==> maple: inputs <==
==> flow/design.v (excerpt) <==
module MODULE_STATIC_PROCESS (
    input clk,
    input rst,
    input [3:0] state_info,
    input [11:0] read_from_aux,
    input [11:0] read_from_ram,
    output reg [11:0] write2aux,
    output reg [11:0] write2ram,
    output reg [9:0] write2aux_addr,
    output reg [9:0] read_from_aux_addr,
    output reg [18:0] write2ram_addr,
    output reg[18:0] read_from_ram_addr,
    output reg ena_write_ram,
    output done
);
reg [18:0] cnt;
reg done_;
assign done=done_;
reg [4:0] cnt_buffer;
reg [11:0] color_buffer;
reg [11:0] buffer;
reg [11:0] color_reduced;
reg [15:0] color_cnt_1;
reg [15:0] color_cnt_2;
reg [15:0] color_cnt_3;
reg [15:0] color_cnt_4;
reg [15:0] color_cnt_5;
reg [15:0] color_cnt_6;
reg [15:0] color_cnt_7;
reg [15:0] color_cnt_8;
reg [15:0] color_cnt_9;
reg [15:0] color_cnt_10;
reg [15:0] color_cnt_11;
reg [15:0] color_cnt_12;
reg [15:0] color_cnt_13;
reg [15:0] color_cnt_14;
reg [15:0] color_cnt_15;
reg [15:0] color_cnt_16;
reg is_read_done;
always @(posedge clk) 
begin
    if(!rst)
    begin
      cnt=0;
      done_=0;
      cnt_buffer=0;
      color_buffer=0;
      buffer=0;
      color_reduced=0;
      color_cnt_1=0;
      color_cnt_2=0;
      color_cnt_3=0;
      color_cnt_4=0;
      color_cnt_5=0;
      color_cnt_6=0;
      color_cnt_7=0;
      color_cnt_8=0;
      color_cnt_9=0;
      color_cnt_10=0;
      color_cnt_11=0;
      color_cnt_12=0;
      color_cnt_13=0;
      color_cnt_14=0;
      color_cnt_15=0;
      color_cnt_16=0;
      is_read_done=0;
      write2aux=0;
      write2ram=0;
  ...
export LEC_CHECK = 0
export ABC_AREA = 1
export CAP_MARGIN = 40
export CORE_ASPECT_RATIO = 1.16
export CORE_MARGIN = 2
export CORE_UTILIZATION = 72
export CTS_CLUSTER_DIAMETER = 178
export CTS_CLUSTER_SIZE = 98
export PLACE_DENSITY = 0.6
export SETUP_SLACK_MARGIN = 4.4
export SLEW_MARGIN = 20
export TNS_END_PERCENT = 5
create_clock -name core_clock -period 15.2 [get_ports {clk}]
run.sh (not shown) runs the stock make flow with config.mk's settings and CLKGATE_MAP_FILE=.
==> zinc: changes against maple <==
ABC_AREA = not set   (was 1)
CAP_MARGIN = 0   (was 40)
CORE_ASPECT_RATIO = not set   (was 1.16)
CTS_CLUSTER_DIAMETER = not set   (was 178)
CTS_CLUSTER_SIZE = not set   (was 98)
SETUP_SLACK_MARGIN = not set   (was 4.4)
TNS_END_PERCENT = not set   (was 5)
==> flow/constraint.sdc (replaced) <==
create_clock -name core_clock -period 12.1 [get_ports {clk}]
set_input_delay 2.4200 -clock core_clock [delete_from_list [all_inputs] [get_ports {clk}]]
set_output_delay 2.4200 -clock core_clock [all_outputs]
set_load 0.01 [all_outputs]
==> cedar: changes against maple <==
CAP_MARGIN = 20   (was 40)
CORE_ASPECT_RATIO = not set   (was 1.16)
CTS_CLUSTER_DIAMETER = not set   (was 178)
CTS_CLUSTER_SIZE = not set   (was 98)
SETUP_SLACK_MARGIN = not set   (was 4.4)
TNS_END_PERCENT = not set   (was 5)
==> flow/constraint.sdc (replaced) <==
create_clock -name core_clock -period 41.1 [get_ports {clk}]
set_input_delay 8.2200 -clock core_clock [delete_from_list [all_inputs] [get_ports {clk}]]
set_output_delay 8.2200 -clock core_clock [all_outputs]
set_load 0.01 [all_outputs]
==> amber: changes against maple <==
CAP_MARGIN = 20   (was 40)
CELL_PAD_IN_SITES_GLOBAL_PLACEMENT = 0   (was not set)
CORE_ASPECT_RATIO = not set   (was 1.16)
CORE_UTILIZATION = 67   (was 72)
CTS_CLUSTER_DIAMETER = not set   (was 178)
CTS_CLUSTER_SIZE = 56   (was 98)
GPL_TIMING_DRIVEN = 1   (was not set)
MIN_ROUTING_LAYER = met1   (was not set)
SETUP_SLACK_MARGIN = not set   (was 4.4)
TNS_END_PERCENT = not set   (was 5)
==> flow/constraint.sdc (replaced) <==
create_clock -name core_clock -period 25.0 [get_ports {clk}]
set_input_delay 5.0000 -clock core_clock [delete_from_list [all_inputs] [get_ports {clk}]]
set_output_delay 5.0000 -clock core_clock [all_outputs]
set_load 0.01 [all_outputs]
==> results <==
metric                                                                               cedar                amber                      maple                            zinc
Status                                                             complete, no violations      failed layout checks  aborted with a tool error       aborted with a tool error
Stage where the flow stopped                                                             -                    -   global routing (5_1_grt)  clock tree synthesis (4_1_cts)
Layout check failures                                                                    -         setup timing                          -                               -
GP Congestion                                                                         1.09                 1.08                       1.24                            1.17
Root Buffer Master                                                               clkbuf_16            clkbuf_16                  clkbuf_16                               -
Clock tree from TritonCTS                                                            built                built                          -                               -
Setup slack on the worst flop-to-flop path                                        16.81 ns              3.38 ns                          -                               -
Number of remaining DRC errors                                                           0                    0                          -                               -
Library cell with the highest instance count after synthesis                       nand2_1              nand2_1                    nand2_1                          nor2_1
Max Cap Violations                                                                       0                    0                          -                               -
Maximum fanout along the worst path                                                     14                    6                          -                               -
Final sequential cell count                                                            373                  373                          -                               -
Fraction of the core area covered by cells at the end of the flow                    0.790                0.795                          -                               -
Measured slew at the worst slew-check pin                                          1.22 ns              1.14 ns                          -                               -
Post-synth top area share                                                            0.209                0.209                      0.209                           0.204
Clock insertion delay at the later pin of the skew report                          0.61 ns              0.61 ns                          -                               -
Yosys adder share                                                                   0.0715               0.0715                     0.0715                          0.0723
Diodes inserted                                                                          5                    1                          -                               -
